==> run a <==
// desiredDrive_reg
module desiredDrive_reg(
    input clk, rst_n,
    input [11:0] avg_torque,
    input [4:0] cadence,
    input not_pedaling,
    input [12:0] incline,
    input [2:0] scale,
    output logic [11:0] target_curr
);
clock: 11.4 ns
lec_check: 0
cap_margin: 20
core_margin: 2
core_utilization: 72
cts_cluster_diameter: 201
cts_cluster_size: 89
place_density: 0.36
slew_margin: 20
run.sh (not shown) runs the stock make flow with config.mk's settings and CLKGATE_MAP_FILE=.
==> run b (differences from run a) <==
- CORE_ASPECT_RATIO: default -> 1.19
- CORE_UTILIZATION: 72 -> 54
- CTS_CLUSTER_DIAMETER: 201 -> default
- CTS_CLUSTER_SIZE: 89 -> default
- HOLD_SLACK_MARGIN: default -> 0.06
- PLACE_DENSITY: 0.36 -> default
==> flow/constraint.sdc (replaced) <==
create_clock -name core_clock -period 13.0 [get_ports {clk}]
set_input_delay 2.6000 -clock core_clock [delete_from_list [all_inputs] [get_ports {clk}]]
set_output_delay 2.6000 -clock core_clock [all_outputs]
set_load 0.01 [all_outputs]
==> run c (differences from run a) <==
- CTS_CLUSTER_DIAMETER: 201 -> 223
- CTS_CLUSTER_SIZE: 89 -> 79
- PLACE_DENSITY: 0.36 -> default
==> flow/constraint.sdc (replaced) <==
create_clock -name core_clock -period 10.7 [get_ports {clk}]
set_input_delay 2.1400 -clock core_clock [delete_from_list [all_inputs] [get_ports {clk}]]
set_output_delay 2.1400 -clock core_clock [all_outputs]
set_load 0.01 [all_outputs]
==> summary of the runs <==
- Run a finished with setup timing left. Run c produced a layout that fails on setup timing. Run b passed the timing, DRC and antenna checks.
- Routed wire length, lowest first: run b, run a, run c.
- Clock skew: run a < run b < run c.
- Synthesized cell count is the same in run b and run c.
- Design area, lowest first: run b, run a, run c.
- Global-route usage: run b < run a < run c.
- Against run c, the register-to-register slack of run b is higher by 2.8 ns.

* * *

==> trial 32 <==
==> flow/design.v <==
module incline_sat(
    input [12:0] incline,
    output [9:0] incline_sat
);
assign incline_sat = (~incline[12] && |incline[12:9]) ? 10'h1FF : 
                    (incline[12] && ~(&incline[12:9])) ? 10'h200 : incline[9:0];
endmodule
module desiredDrive(
    input [11:0] avg_torque,
    input [4:0] cadence,
    input not_pedaling,
    input [12:0] incline,
    input [2:0] scale,
    output [11:0] target_curr
);
localparam TORQUE_MIN = 12'h380;
localparam TOO_SMALL = 5'h05;
logic [9:0] inc_sat;
incline_sat i1( .incline(incline), .incline_sat(inc_sat));
logic [10:0] incline_factor;
assign incline_factor = {inc_sat[9], inc_sat[9:0]} + 11'd256;
logic [8:0] incline_factor_limit;
assign incline_factor_limit = (incline_factor[10] == 1'b1) ? 9'h000 : (incline_factor[9]) ? 9'h1FF : incline_factor[8:0];
logic [5:0] cadence_factor;
assign cadence_factor = (|cadence[4:1]) ? ({1'b0, cadence} + 6'd32) : 6'h00;
logic [12:0]torque_off;
assign torque_off = {1'b0, avg_torque} - {1'b0, TORQUE_MIN};
logic [12:0] torque_pos;
assign torque_pos = (torque_off[12] == 1'b1) ? 12'h000 : torque_off[11:0];
logic [30:0]assist_prod;
assign assist_prod = not_pedaling ? 30'h00000000 : (torque_pos * incline_factor_limit * cadence_factor * scale);
assign target_curr = (|assist_prod[29:27]) ? 12'hFFF : assist_prod[26:15];
endmodule
module desiredDrive_reg(
    input clk, rst_n,
    input [11:0] avg_torque,
    input [4:0] cadence,
    input not_pedaling,
    input [12:0] incline,
    input [2:0] scale,
    output logic [11:0] target_curr
);
logic [11:0] avg_torque_r;
logic [4:0] cadence_r;
logic not_pedaling_r;
logic [12:0] incline_r;
logic [2:0] scale_r;
logic [11:0] target_curr_nxt;
always_ff @(posedge clk, negedge rst_n) begin
    if (!rst_n) begin
        avg_torque_r <= 12'h000;
        cadence_r <= 5'h00;
        not_pedaling_r <= 1'b0;
        incline_r <= 13'h0000;
        scale_r <= 3'h0;
    end
    else begin
        avg_torque_r <= avg_torque;
        cadence_r <= cadence;
        not_pedaling_r <= not_pedaling;
        incline_r <= incline;
        scale_r <= scale;
    end
end
desiredDrive iDD(.avg_torque(avg_torque_r), .cadence(cadence_r), .not_pedaling(not_pedaling_r),
                 .incline(incline_r), .scale(scale_r), .target_curr(target_curr_nxt));
always_ff @(posedge clk, negedge rst_n) begin
    if (!rst_n)
        target_curr <= 12'h000;
    else
        target_curr <= target_curr_nxt;
end
endmodule
==> flow/run.sh <==
#!/bin/bash
# the make line also repeats each setting of config.mk as NAME=value (left out here)
make -C /OpenROAD-flow-scripts/flow DESIGN_CONFIG=/design/flow/config.mk WORK_HOME=/design/flow/orfs CLKGATE_MAP_FILE= finish
==> flow/config.mk <==
export PLATFORM = sky130hd
export DESIGN_NAME = desiredDrive_reg
export DESIGN_NICKNAME = desiredDrive_reg
export VERILOG_FILES = /design/flow/design.v
export SDC_FILE = /design/flow/constraint.sdc
export NUM_CORES = 4
export LEC_CHECK = 0
export ABC_AREA = 1
export CAP_MARGIN = 20
export CORE_MARGIN = 2
export CORE_UTILIZATION = 40
export CTS_CLUSTER_DIAMETER = 31
export HOLD_SLACK_MARGIN = 0.19
export SLEW_MARGIN = 20
export TNS_END_PERCENT = 100
==> flow/constraint.sdc <==
create_clock -name core_clock -period 13.0 [get_ports {clk}]
set_input_delay 2.6000 -clock core_clock [delete_from_list [all_inputs] [get_ports {clk}]]
set_output_delay 2.6000 -clock core_clock [all_outputs]
set_load 0.01 [all_outputs]
==> build 3 (differences from trial 32) <==
Settings changed: ABC_AREA 1 to unset, CTS_CLUSTER_DIAMETER 31 to unset, HOLD_SLACK_MARGIN 0.19 to unset, TNS_END_PERCENT 100 to unset.
==> flow/constraint.sdc (replaced) <==
create_clock -name core_clock -period 10.7 [get_ports {clk}]
set_input_delay 2.1400 -clock core_clock [delete_from_list [all_inputs] [get_ports {clk}]]
set_output_delay 2.1400 -clock core_clock [all_outputs]
set_load 0.01 [all_outputs]
==> flow report <==
FINAL TIMING
------------------------------------------------------------------
Worst-case setup margin in the final layout .........   -0.5453 ns
# setup viols final .................................           12

SYNTH
------------------------------------------------------------------
Area of the mapped netlist ..........................   11090 um^2
Top-count cell post-synth ...........................        inv_1
Share of the yosys chip area belonging to registers .       10.38%

PLACED DESIGN
------------------------------------------------------------------
Placer congestion estimate ..........................       0.8578

STATUS
------------------------------------------------------------------
Status .............................................. complete, but fails checks
Reasons for failing layout checks ................... negative setup slack

ROUTE
------------------------------------------------------------------
Wire length on met1 .................................     12380 um
Via density per instance ............................        4.903

SETUP PATH
------------------------------------------------------------------
Cell depth of the worst flop-to-flop path ...........           51
Worst reg2reg setup slack ...........................     -0.55 ns

FLOORPLAN
------------------------------------------------------------------
Die Y-Extent ........................................     170.5 um

[end of results for build 3]
==> flow report <==
FINAL TIMING
----------------------------------------------------------
# setup viols final .........................            0
Worst-case setup margin in the final layout .    0.8642 ns

PLACED DESIGN
----------------------------------------------------------
Placer congestion estimate ..................       0.9717

SETUP PATH
----------------------------------------------------------
Worst reg2reg setup slack ...................      0.86 ns
Cell depth of the worst flop-to-flop path ...           55

ROUTE
----------------------------------------------------------
Wire length on met1 .........................     12770 um
Via density per instance ....................        4.927

SYNTH
----------------------------------------------------------
Top-count cell post-synth ...................      nand2_1

FLOORPLAN
----------------------------------------------------------
Die Y-Extent ................................     171.6 um

STATUS
----------------------------------------------------------
Status ......................................  timing/DRC/antenna clean

[end of results for trial 32]

* * *

==> inputs of branch violet <==
// desiredDrive_reg: RTL as listed in full above, without the edits since
clock: 13.0 ns
lec_check: 0
cap_margin: 20
core_aspect_ratio: 1.05
core_margin: 10
core_utilization: 49
cts_cluster_size: 65
hold_slack_margin: 0.15
max_routing_layer: met4
setup_slack_margin: 0.85
slew_margin: 40
==> branch garnet: changes against branch violet <==
Settings changed: ABC_AREA set to 1, CORE_ASPECT_RATIO 1.05 to unset, CORE_MARGIN 10 to 2, CORE_UTILIZATION 49 to 72, CTS_CLUSTER_SIZE 65 to unset, HOLD_SLACK_MARGIN 0.15 to unset, MAX_ROUTING_LAYER met4 to unset, SETUP_SLACK_MARGIN 0.85 to 0.52, SLEW_MARGIN 40 to 20.
==> flow/constraint.sdc (replaced) <==
create_clock -name core_clock -period 5.99 [get_ports {clk}]
set_input_delay 1.1980 -clock core_clock [delete_from_list [all_inputs] [get_ports {clk}]]
set_output_delay 1.1980 -clock core_clock [all_outputs]
set_load 0.01 [all_outputs]
==> branch raven: changes against branch violet <==
Settings changed: CORE_ASPECT_RATIO 1.05 to 1.75, CORE_MARGIN 10 to 2, CORE_UTILIZATION 49 to 40, CTS_CLUSTER_SIZE 65 to unset, HOLD_SLACK_MARGIN 0.15 to unset, SETUP_SLACK_MARGIN 0.85 to unset, SLEW_MARGIN 40 to 20.
==> results <==
Outcome: branch garnet stopped before the end; branch violet timing/DRC/antenna clean; branch raven timing/DRC/antenna clean
Last stage reached: branch garnet 4_1_cts; branch violet -; branch raven -
Critical path's largest stage delay: branch garnet -; branch violet 0.54 ns; branch raven 0.54 ns
Cell kind with the greatest summed area: branch garnet -; branch violet logic gates; branch raven logic gates
Insertion delay at the late pin of the worst-skew pair: branch garnet -; branch violet 0.31 ns; branch raven 0.32 ns
Final hold violation count: branch garnet -; branch violet 0; branch raven 0
Post-synthesis cell count: branch garnet 1514; branch violet 1324; branch raven 1324
Launching element type of the critical path: branch garnet -; branch violet flip-flop; branch raven flip-flop
H-tree level count: branch garnet -; branch violet 2; branch raven 2
Number of hold buffers added after cts: branch garnet -; branch violet 0; branch raven 0
Detail-routed via count per cell: branch garnet -; branch violet 5.38; branch raven 5.17
Synth top cell by count: branch garnet sky130_fd_sc_hd__nand2_1; branch violet sky130_fd_sc_hd__inv_1; branch raven sky130_fd_sc_hd__inv_1
Met2 WL post-DR: branch garnet -; branch violet 13.1 mm; branch raven 14.0 mm
Mux area share: branch garnet 0; branch violet 0.00553; branch raven 0.00553
Seq Cell Count: branch garnet -; branch violet 46; branch raven 46
Setup Viol. Count Final: branch garnet -; branch violet 0; branch raven 0
Sum Neg Setup Slack: branch garnet -; branch violet 0 ns; branch raven 0 ns

* * *

==> inputs of job 8475 <==
// desiredDrive_reg: RTL as listed in full above, without the edits since
clock: 10.7 ns
lec_check: 0
abc_area: 1
cap_margin: 20
core_margin: 2
core_utilization: 68
cts_cluster_diameter: 309
cts_cluster_size: 99
setup_slack_margin: 2.4
slew_margin: 20
tns_end_percent: 10
==> job 4026 (differences from job 8475) <==
- CORE_UTILIZATION: 68 -> 72
- CTS_CLUSTER_DIAMETER: 309 -> default
- CTS_CLUSTER_SIZE: 99 -> 15
- PLACE_DENSITY_LB_ADDON: default -> 0.2
- SETUP_SLACK_MARGIN: 2.4 -> default
- TNS_END_PERCENT: 10 -> default
==> flow/constraint.sdc (replaced) <==
create_clock -name core_clock -period 11.4 [get_ports {clk}]
set_input_delay 2.2800 -clock core_clock [delete_from_list [all_inputs] [get_ports {clk}]]
set_output_delay 2.2800 -clock core_clock [all_outputs]
set_load 0.01 [all_outputs]
==> comparison table <==
metric                                                                    job 4026                  job 8475
Status                                                    finished with violations  finished with violations
Reasons for failing layout checks                                     setup timing              setup timing
Fin Hold WS                                                               0.662 ns                  0.657 ns
MI comb area                                                              9860 um2                  9200 um2
Core outline area                                                        15200 um2                 16000 um2
Slack of the worst reg-to-reg path                                        -1.11 ns                  -0.42 ns
Final worst slack                                                         -1.11 ns                 -0.421 ns
GR Util met1                                                                 43.1%                     43.8%
Met3 Use GR                                                                  7.90%                     5.75%
Final nets                                                                    1969                      2011
Die width                                                                   129 um                    133 um
Worst slew margin relative to its limit                                      35.9%                     41.3%
Met3 wire len                                                              7510 um                   1940 um
Initial antenna violation count                                                  2                         0
Shortest clock period the worst path allows after layout                  12.51 ns                  11.12 ns
Crit path DRT                                                             11.60 ns                  10.88 ns

* * *

==> trial 46: inputs <==
Starts from the design.v that is shown in full above.
clock: 13.0 ns
lec_check: 0
cap_margin: 20
core_margin: 2
core_utilization: 40
cts_cluster_diameter: 333
cts_cluster_size: 100
slew_margin: 20
tns_end_percent: 10
==> build 52 (differences from trial 46) <==
--- a/flow/config.mk
+++ b/flow/config.mk
@@ -7,8 +7,7 @@
 export LEC_CHECK = 0
 export CAP_MARGIN = 20
 export CORE_MARGIN = 2
-export CORE_UTILIZATION = 40
-export CTS_CLUSTER_DIAMETER = 333
+export CORE_UTILIZATION = 72
 export CTS_CLUSTER_SIZE = 100
 export SLEW_MARGIN = 20
 export TNS_END_PERCENT = 10
==> flow/constraint.sdc (replaced) <==
create_clock -name core_clock -period 9.84 [get_ports {clk}]
set_input_delay 1.9680 -clock core_clock [delete_from_list [all_inputs] [get_ports {clk}]]
set_output_delay 1.9680 -clock core_clock [all_outputs]
set_load 0.01 [all_outputs]
==> trial 29 (differences from trial 46) <==
--- a/flow/config.mk
+++ b/flow/config.mk
@@ -7,8 +7,5 @@
 export LEC_CHECK = 0
 export CAP_MARGIN = 20
 export CORE_MARGIN = 2
-export CORE_UTILIZATION = 40
-export CTS_CLUSTER_DIAMETER = 333
-export CTS_CLUSTER_SIZE = 100
+export CORE_UTILIZATION = 66
 export SLEW_MARGIN = 20
-export TNS_END_PERCENT = 10
==> flow/constraint.sdc (replaced) <==
create_clock -name core_clock -period 10.7 [get_ports {clk}]
set_input_delay 2.1400 -clock core_clock [delete_from_list [all_inputs] [get_ports {clk}]]
set_output_delay 2.1400 -clock core_clock [all_outputs]
set_load 0.01 [all_outputs]
==> trial 41 (differences from trial 46) <==
--- a/flow/config.mk
+++ b/flow/config.mk
@@ -7,8 +7,6 @@
 export LEC_CHECK = 0
 export CAP_MARGIN = 20
 export CORE_MARGIN = 2
-export CORE_UTILIZATION = 40
-export CTS_CLUSTER_DIAMETER = 333
-export CTS_CLUSTER_SIZE = 100
+export CORE_UTILIZATION = 72
+export PLACE_DENSITY_LB_ADDON = 0.2
 export SLEW_MARGIN = 20
-export TNS_END_PERCENT = 10
==> flow/constraint.sdc (replaced) <==
create_clock -name core_clock -period 11.4 [get_ports {clk}]
set_input_delay 2.2800 -clock core_clock [delete_from_list [all_inputs] [get_ports {clk}]]
set_output_delay 2.2800 -clock core_clock [all_outputs]
set_load 0.01 [all_outputs]
==> qor summary <==
|  | trial 29 | build 52 | trial 46 | trial 41 |
|---|---|---|---|---|
| Count of cell instances traversed by the critical path | 50 | - | 49 | 54 |
| Half-perimeter wire length after detailed placement | 22200 um | 25300 um | 20400 um | 20800 um |
| Synthesis-to-layout area growth | 25.4% | - | 9.58% | 20.7% |
| Drt first pass iters | 5 | - | 5 | 6 |
| Routed wire length on met2 | 13800 um | - | 11500 um | 16500 um |
| Crit path capture type | flop | - | flop | flop |
| Buffer share of cell area | 0.151 | - | 0.0482 | 0.0987 |
| Area used by sequential logic in the layout | 1150 um^2 | - | 1150 um^2 | 1150 um^2 |
| Final max-slew violation count | 0 | - | 0 | 0 |
| Status | complete, but fails checks | aborted with a tool error | timing/DRC/antenna clean | complete, but fails checks |
| Last stage reached | - | global routing | - | - |
| Reasons for failing layout checks | negative setup slack | - | - | negative setup slack |

* * *

==> inputs of 12-20 <==
RTL: the design.v shown in full above, as it stands there.
==> flow/config.mk <==
export PLATFORM = sky130hd
export DESIGN_NAME = desiredDrive_reg
export DESIGN_NICKNAME = desiredDrive_reg
export VERILOG_FILES = /design/flow/design.v
export SDC_FILE = /design/flow/constraint.sdc
export NUM_CORES = 4
export LEC_CHECK = 0
export ABC_AREA = 1
export CAP_MARGIN = 20
export CORE_MARGIN = 2
export CORE_UTILIZATION = 72
export CTS_CLUSTER_SIZE = 99
export SETUP_SLACK_MARGIN = 0.52
export SLEW_MARGIN = 20
export TNS_END_PERCENT = 5
==> flow/constraint.sdc <==
create_clock -name core_clock -period 5.99 [get_ports {clk}]
set_input_delay 1.1980 -clock core_clock [delete_from_list [all_inputs] [get_ports {clk}]]
set_output_delay 1.1980 -clock core_clock [all_outputs]
set_load 0.01 [all_outputs]
==> 08-25 (differences from 12-20) <==
- CORE_UTILIZATION: 72 -> 66
- CTS_CLUSTER_SIZE: 99 -> not set
- SETUP_SLACK_MARGIN: 0.52 -> not set
- TNS_END_PERCENT: 5 -> not set
==> flow/constraint.sdc (replaced) <==
create_clock -name core_clock -period 6.43 [get_ports {clk}]
set_input_delay 1.2860 -clock core_clock [delete_from_list [all_inputs] [get_ports {clk}]]
set_output_delay 1.2860 -clock core_clock [all_outputs]
set_load 0.01 [all_outputs]
==> summary of the runs <==
Synthesized cell count is the same in 12-20 and 08-25. Synthesized area is the same in 08-25 and 12-20. Die area: 08-25 is higher than 12-20 (about 9%). 08-25 died in global routing (5_1_grt) with GRT-0232. 12-20 aborted during clock tree synthesis (4_1_cts).
==> figures <==
                                                                        12-20                     08-25
Result of the run                                              did not finish            did not finish
Stage where the flow stopped                   clock tree synthesis (4_1_cts)  global routing (5_1_grt)
Pre-CTS setup slack                                                  -5610 ps                  -4790 ps
Placed Instance Area                                                14400 µm²                 14500 µm²
Core Box Area                                                       15200 µm²                 16600 µm²
# rows                                                                     45                        47
Routability-driven placement congestion ratio                            1.08                     0.993
DPL Wire Length                                                       35.3 mm                   29.0 mm
Die boundary height                                                    129 µm                    134 µm
DP Cell Count                                                            2019                      2047
Initial cell density of the core                                        73.9%                     67.7%
